==> flow/design.v <==
`timescale 1ns / 1ps
module counter #(size = 8) (clk, rst, ld, ld_val, en, up, val);
    input                 clk, rst, ld, en, up;
    input      [size-1:0] ld_val;
    output reg [size-1:0] val;
    always @(posedge clk, posedge rst) begin
        if (rst) begin
            val <= 0;
        end else if (ld) begin
            val <= ld_val;
        end else if (en) begin
            val <= (up) ? val+1 : val-1;
        end
    end
endmodule
module barrelshift #(size = 8) (barrel_in, barrel, right, barrel_out);
    input      signed [size-1:0] barrel_in;
    input                  [3:0] barrel;
    input                        right;
    output reg signed [size-1:0] barrel_out;
    always @(barrel_in, barrel, right) begin
        barrel_out = barrel_in;
        if (barrel == 1) begin
            barrel_out = (right) ? barrel_in >>> 1 : barrel_in <<< 1;
        end else if (barrel == 2) begin
            barrel_out = (right) ? barrel_in >>> 2 : barrel_in <<< 2;
        end else if (barrel == 3) begin
            barrel_out = (right) ? barrel_in >>> 3 : barrel_in <<< 3;
        end else if (barrel == 4) begin
            barrel_out = (right) ? barrel_in >>> 4 : barrel_in <<< 4;
        end else if (barrel == 5) begin
            barrel_out = (right) ? barrel_in >>> 5 : barrel_in <<< 5;
        end else if (barrel == 6) begin
            barrel_out = (right) ? barrel_in >>> 6 : barrel_in <<< 6;
        end else if (barrel == 7) begin
            barrel_out = (right) ? barrel_in >>> 7 : barrel_in <<< 7;
        end else if (barrel == 8) begin
            barrel_out = (right) ? barrel_in >>> 8 : barrel_in <<< 8;
        end else if (barrel == 9) begin
            barrel_out = (right) ? barrel_in >>> 9 : barrel_in <<< 9;
        end else if (barrel == 10) begin
            barrel_out = (right) ? barrel_in >>> 10 : barrel_in <<< 10;
        end else if (barrel == 11) begin
            barrel_out = (right) ? barrel_in >>> 11 : barrel_in <<< 11;
        end else if (barrel == 12) begin
            barrel_out = (right) ? barrel_in >>> 12 : barrel_in <<< 12;
        end else if (barrel == 13) begin
            barrel_out = (right) ? barrel_in >>> 13 : barrel_in <<< 13;
        end else if (barrel == 14) begin
            barrel_out = (right) ? barrel_in >>> 14 : barrel_in <<< 14;
        end else if (barrel == 15) begin
            barrel_out = (right) ? barrel_in >>> 15 : barrel_in <<< 15;
        end
    end
endmodule
module register #(size = 8) (clk, rst, ld, ld_val, val);
    input clk, rst, ld;
    input      signed [size-1:0] ld_val;
    output reg signed [size-1:0] val;
    always @(posedge clk, posedge rst) begin
        if (rst) begin
            val <= 0;
        end else if (ld) begin
            val <= ld_val;
        end
    end
endmodule
module cordic (clk, rst, s, angle, done, sine, cosine);
    input                   clk, rst, s;
    input   signed  [31:0]  angle;
    output  reg             done;
    output  signed  [31:0]  sine, cosine;
    reg              [1:0]  y, yn;
    wire                    z;
    wire             [3:0]  cntr_val0;
    wire    signed  [31:0]  atan [0:15];
    reg                     reg_ld_angle, reg_ld_sine, reg_ld_cosine, cntr_ld0, cntr_en0;
    wire    signed  [31:0]  reg_ld_val_angle, reg_ld_val_sine, reg_ld_val_cosine;
    wire    signed  [31:0]  reg_val_angle, reg_val_sine, reg_val_cosine, bshft_val_cosine, bshft_val_sine;
    assign atan[0]  = 450_000_000;
    assign atan[1]  = 265_650_512;
    assign atan[2]  = 140_362_435;
    assign atan[3]  = 071_250_163;
    assign atan[4]  = 035_763_344;
    assign atan[5]  = 017_899_106;
    assign atan[6]  = 008_951_737;
    assign atan[7]  = 004_476_142;
    assign atan[8]  = 002_381_050;
    assign atan[9]  = 001_119_057;
    assign atan[10] = 000_559_529;
    assign atan[11] = 000_279_765;
    assign atan[12] = 000_139_882;
    assign atan[13] = 000_069_941;
    assign atan[14] = 000_034_971;
    assign atan[15] = 000_017_485;
    always @(posedge clk, posedge rst) begin
        if (rst) begin
            y <= 0;
        end else begin
            y <= yn;
        end
    end
    always @(y, s, z) begin
        case (y)
            0: begin
                if (~s) begin
                    yn <= 0;
                end else begin
                    yn <= 1;
                end
            end
            1: begin
                if (~z) begin
                    yn <= 1;
                end else begin
                    yn <= 2;
                end
            end
            2: begin
                if (s) begin
                    yn <= 2;
                end else begin
                    yn <= 0;
                end
            end
            default: yn <= 2'bxx;
        endcase
    end
    always @(y, s) begin
        reg_ld_angle = 0; reg_ld_sine = 0; reg_ld_cosine = 0; cntr_ld0 = 0; cntr_en0 = 0; done = 0;
        case (y)
            0: begin
                reg_ld_angle = 1; cntr_ld0 = 1;
                if (s) begin
                    reg_ld_sine = 1; reg_ld_cosine = 1;
                end
            end
            1: begin
                reg_ld_angle = 1; reg_ld_sine = 1; reg_ld_cosine = 1; cntr_en0 = 1;
            end
            2: begin
                done = 1;
            end
        endcase
    end
    assign reg_ld_val_angle = (y == 0) ? angle : (reg_val_angle >= 000_000_000) ? 
        reg_val_angle - atan[cntr_val0] : reg_val_angle + atan[cntr_val0];
    assign reg_ld_val_cosine = (y == 0) ? 006_073_000 : (reg_val_angle >= 000_000_000) ?
        reg_val_cosine - bshft_val_sine : reg_val_cosine + bshft_val_sine;
    assign reg_ld_val_sine = (y == 0) ? 000_000_000 : (reg_val_angle >= 000_000_000) ?
        reg_val_sine + bshft_val_cosine : reg_val_sine - bshft_val_cosine;
    assign z = (cntr_val0 == 15);
    counter   #(4) c0 (clk, rst, cntr_ld0, 0, cntr_en0, 1, cntr_val0);
    register #(32) r_angle (clk, rst, reg_ld_angle, reg_ld_val_angle, reg_val_angle);
    register #(32) r_cosine (clk, rst, reg_ld_cosine, reg_ld_val_cosine, reg_val_cosine);
    register #(32) r_sine (clk, rst, reg_ld_sine, reg_ld_val_sine, reg_val_sine);
    barrelshift #(32) b_cosine (reg_val_cosine, cntr_val0, 1, bshft_val_cosine);
    barrelshift #(32) b_sine (reg_val_sine, cntr_val0, 1, bshft_val_sine);
    assign sine = reg_val_sine;
    assign cosine = reg_val_cosine;
endmodule
clock: 5.3 ns
lec_check: 0
abc_area: 1
cap_margin: 20
cell_pad_in_sites_global_placement: 0
core_aspect_ratio: 0.5
core_margin: 2
core_utilization: 62
cts_cluster_diameter: 218
cts_cluster_size: 98
gpl_routability_driven: 1
max_routing_layer: met5
place_density: 0.39
setup_slack_margin: -0.53
slew_margin: 20
tns_end_percent: 30
run.sh (not shown) runs the stock make flow with config.mk's settings and CLKGATE_MAP_FILE=.
The first run completed and failed the layout checks on setup timing.
Edit:
Settings changed: CELL_PAD_IN_SITES_GLOBAL_PLACEMENT 0 to default, CORE_ASPECT_RATIO 0.5 to default, CORE_UTILIZATION 62 to 40, CTS_CLUSTER_DIAMETER 218 to 197, GPL_ROUTABILITY_DRIVEN 1 to default, MAX_ROUTING_LAYER met5 to default, PLACE_DENSITY 0.39 to default, PLACE_DENSITY_LB_ADDON from default to 0.27, SETUP_SLACK_MARGIN -0.53 to default, TNS_END_PERCENT 30 to 5.
Clock period 5.3 ns to 7.5 ns, I/O delays scaled along.
Result:
- The changed run passed the timing, DRC and antenna checks
- wire length rises by about 6.4%
- final cell count came out higher by 1.0%
- cell area falls by 5.3%
- area after synthesis does not change
- worst setup slack improved by 1.1 ns
- global-route usage falls by 15 points
- via count shrinks by about 6%
Edit:
Settings changed: ABC_AREA 1 to default, CORE_ASPECT_RATIO from default to 1.41, CORE_UTILIZATION 40 to 51, CTS_CLUSTER_DIAMETER 197 to default, CTS_CLUSTER_SIZE 98 to default, PLACE_DENSITY_LB_ADDON 0.27 to default, SETUP_SLACK_MARGIN from default to 1.86.
Clock period 7.5 ns to 6.74 ns, I/O delays scaled along.
After rerunning: Global-route usage went up by 19 points; via count went up by about 7%; cell area grows by 14%; routed wire length rises by about 22%; cell count came out lower by 17%; setup slack degrades by 0.036 ns.
Edit:
Settings changed: CORE_ASPECT_RATIO 1.41 to default, CORE_UTILIZATION 51 to 66, CTS_CLUSTER_DIAMETER from default to 303, MAX_ROUTING_LAYER from default to met4, SETUP_SLACK_MARGIN 1.86 to 0.3.
Clock period 6.74 ns to 3.13 ns, I/O delays scaled along.
What happened: The changed run never finished: it broke off in clock tree synthesis (4_1_cts) on DPL-0038. Die area came out lower by 22%. Area after synthesis stays the same. Synthesized cell count is unchanged.

* * *

Starts from the design.v that is shown in full above.
clock: 4.32 ns
lec_check: 0
abc_area: 1
cap_margin: 20
core_margin: 2
core_utilization: 72
cts_cluster_diameter: 350
cts_cluster_size: 100
place_density: 0.43
setup_slack_margin: 0.3
slew_margin: 20
The baseline never finished: it broke off in detailed placement with DPL-0033.
==> next run, changes <==
- ABC_AREA: 1 -> unset
- CORE_ASPECT_RATIO: unset -> 1.08
- CORE_UTILIZATION: 72 -> 36
- CTS_CLUSTER_DIAMETER: 350 -> 204
- CTS_CLUSTER_SIZE: 100 -> unset
- GPL_TIMING_DRIVEN: unset -> 0
- PLACE_DENSITY: 0.43 -> unset
- SETUP_SLACK_MARGIN: 0.3 -> unset
- SLEW_MARGIN: 20 -> 40
- clock period: 4.32 -> 7.5 ns (I/O delays scaled with it)
The changed run finished with negative setup slack left.
Die size goes up by 93%.
Synthesized area falls by about 2%.
Synthesized cell count goes down by 22%.
==> next run, changes <==
- CAP_MARGIN: 20 -> 5
- CELL_PAD_IN_SITES_DETAIL_PLACEMENT: unset -> 2
- CORE_UTILIZATION: 36 -> 69
- CTS_CLUSTER_DIAMETER: 204 -> 136
- CTS_CLUSTER_SIZE: unset -> 63
- MAX_ROUTING_LAYER: unset -> met4
- MIN_ROUTING_LAYER: unset -> met2
- SETUP_SLACK_MARGIN: unset -> -0.65
- SLEW_MARGIN: 40 -> 20
- Now the flow failed in detailed placement
- die size decreases by 47%
- synthesized area is unchanged
- synthesized cell count is unchanged
==> next run, changes <==
- CAP_MARGIN: 5 -> 20
- CELL_PAD_IN_SITES_DETAIL_PLACEMENT: 2 -> unset
- CORE_UTILIZATION: 69 -> 36
- CTS_CLUSTER_SIZE: 63 -> 67
- GPL_TIMING_DRIVEN: 0 -> 1
- MAX_ROUTING_LAYER: met4 -> unset
- MIN_ROUTING_LAYER: met2 -> unset
- SETUP_SLACK_MARGIN: -0.65 -> unset
- SLEW_MARGIN: 20 -> 40
This time the run completed without violations.
Die area goes up by 89%.
Synthesized area is unchanged.
Synthesized cell count is unchanged.

* * *

// cordic: RTL as listed in full above, without the edits since
make LEC_CHECK=0 ABC_AREA=0 CAP_MARGIN=20 CELL_PAD_IN_SITES_GLOBAL_PLACEMENT=0 CORE_ASPECT_RATIO=0.56 CORE_MARGIN=10 CORE_UTILIZATION=18 CTS_CLUSTER_DIAMETER=254 CTS_CLUSTER_SIZE=86 GPL_ROUTABILITY_DRIVEN=0 HOLD_SLACK_MARGIN=0.11 MAX_ROUTING_LAYER=met5 PLACE_DENSITY_LB_ADDON=0.24 SETUP_SLACK_MARGIN=0.5 SLEW_MARGIN=40 TNS_END_PERCENT=85 finish   # period 4.69 ns
The first run produced a layout that fails on setup timing.
Then changed:
==> flow/config.mk (replaced) <==
export PLATFORM = sky130hd
export DESIGN_NAME = cordic
export DESIGN_NICKNAME = cordic
export VERILOG_FILES = /design/flow/design.v
export SDC_FILE = /design/flow/constraint.sdc
export NUM_CORES = 4
export LEC_CHECK = 0
export ABC_AREA = 0
export CAP_MARGIN = 20
export CELL_PAD_IN_SITES_GLOBAL_PLACEMENT = 0
export CORE_MARGIN = 2
export CORE_UTILIZATION = 43
export GPL_ROUTABILITY_DRIVEN = 1
export HOLD_SLACK_MARGIN = 0.29
export MAX_ROUTING_LAYER = met5
export SETUP_SLACK_MARGIN = 0.5
export SLEW_MARGIN = 20
==> flow/constraint.sdc (replaced) <==
create_clock -name core_clock -period 5.3 [get_ports {clk}]
set_input_delay 1.0600 -clock core_clock [delete_from_list [all_inputs] [get_ports {clk}]]
set_output_delay 1.0600 -clock core_clock [all_outputs]
set_load 0.01 [all_outputs]
The changed run completed and failed the layout checks on setup timing.
Sequential share of layout area went up by 0.86 points.
Setup slack gains 470 ps.
Worst hold slack is better by 17 ps.
Fmax goes down by 2.4%.
Cell count falls by 20%.
Final area decreases by 10%.
Utilization increases by 37 points.
Routed wire length falls by 10%.
Synthesized area stays the same.
Critical path depth is higher by 3.
Then changed:
==> flow/config.mk (replaced) <==
export PLATFORM = sky130hd
export DESIGN_NAME = cordic
export DESIGN_NICKNAME = cordic
export VERILOG_FILES = /design/flow/design.v
export SDC_FILE = /design/flow/constraint.sdc
export NUM_CORES = 4
export LEC_CHECK = 0
export CAP_MARGIN = 20
export CORE_MARGIN = 2
export CORE_UTILIZATION = 29
export SETUP_SLACK_MARGIN = 0.3
export SLEW_MARGIN = 20
==> flow/constraint.sdc (replaced) <==
create_clock -name core_clock -period 10.5 [get_ports {clk}]
set_input_delay 2.1000 -clock core_clock [delete_from_list [all_inputs] [get_ports {clk}]]
set_output_delay 2.1000 -clock core_clock [all_outputs]
set_load 0.01 [all_outputs]
Effect: The new run produced a clean layout. Critical path depth fell by 4. First-iteration DRC count falls by 16%. Sequential share of layout area climbs by 3.9 points. Routed wire length is lower by 24%. Global-route usage went down by 24 points. Core utilization shrinks by 37 points. Register-to-register slack gains 3600 ps. Clock skew came out lower by 7.3 ps.
Then changed:
--- a/flow/config.mk
+++ b/flow/config.mk
@@ -7,6 +7,12 @@
 export LEC_CHECK = 0
+export ABC_AREA = 1
 export CAP_MARGIN = 20
+export CORE_ASPECT_RATIO = 0.5
 export CORE_MARGIN = 2
-export CORE_UTILIZATION = 29
-export SETUP_SLACK_MARGIN = 0.3
+export CORE_UTILIZATION = 40
+export CTS_CLUSTER_DIAMETER = 197
+export CTS_CLUSTER_SIZE = 98
+export HOLD_SLACK_MARGIN = 0.22
+export PLACE_DENSITY_LB_ADDON = 0.27
 export SLEW_MARGIN = 20
+export TNS_END_PERCENT = 5
==> flow/constraint.sdc (replaced) <==
create_clock -name core_clock -period 7.5 [get_ports {clk}]
set_input_delay 1.5000 -clock core_clock [delete_from_list [all_inputs] [get_ports {clk}]]
set_output_delay 1.5000 -clock core_clock [all_outputs]
set_load 0.01 [all_outputs]
=> Critical path depth rose by 9; worst setup slack loses 2300 ps.
Then changed:
==> flow/config.mk (replaced) <==
export PLATFORM = sky130hd
export DESIGN_NAME = cordic
export DESIGN_NICKNAME = cordic
export VERILOG_FILES = /design/flow/design.v
export SDC_FILE = /design/flow/constraint.sdc
export NUM_CORES = 4
export LEC_CHECK = 0
export CAP_MARGIN = 5
export CORE_ASPECT_RATIO = 1.08
export CORE_MARGIN = 2
export CORE_UTILIZATION = 36
export CTS_CLUSTER_DIAMETER = 136
export CTS_CLUSTER_SIZE = 66
export GPL_TIMING_DRIVEN = 0
export SETUP_SLACK_MARGIN = -0.65
export SLEW_MARGIN = 40
Outcome: Now the flow reached the layout checks and failed them: setup timing. Count of clock-buffer cells in the layout fell by 2. Via count rose by 12%. Worst setup slack loses 1400 ps. Routed wire length rose by 66%. First-iteration DRC count rose by 33%. Synthesized cell count fell by 22%. Design area rose by 3.0%. Non-clock buffer count rose by 204. Cell count fell by 13%.

* * *

// cordic: RTL as listed in full above, without the edits since
export LEC_CHECK = 0
export CAP_MARGIN = 20
export CORE_MARGIN = 2
export CORE_UTILIZATION = 50
export SETUP_SLACK_MARGIN = 1.42
export SLEW_MARGIN = 20
create_clock -name core_clock -period 7.5 [get_ports {clk}]
Edit:
--- a/flow/config.mk
+++ b/flow/config.mk
@@ -8,5 +8,5 @@
 export CAP_MARGIN = 20
+export CORE_ASPECT_RATIO = 1.08
 export CORE_MARGIN = 2
-export CORE_UTILIZATION = 50
-export SETUP_SLACK_MARGIN = 1.42
+export CORE_UTILIZATION = 36
 export SLEW_MARGIN = 20
Routed wire length shrinks by 0.60%.
Count of clock-buffer cells in the layout is unchanged.
Worst setup slack loses 1.0 ns.
Design area shrinks by 5.2%.
Hold slack gains 0.055 ns.
Die area grows by 38%.
Fmax shrinks by 15%.
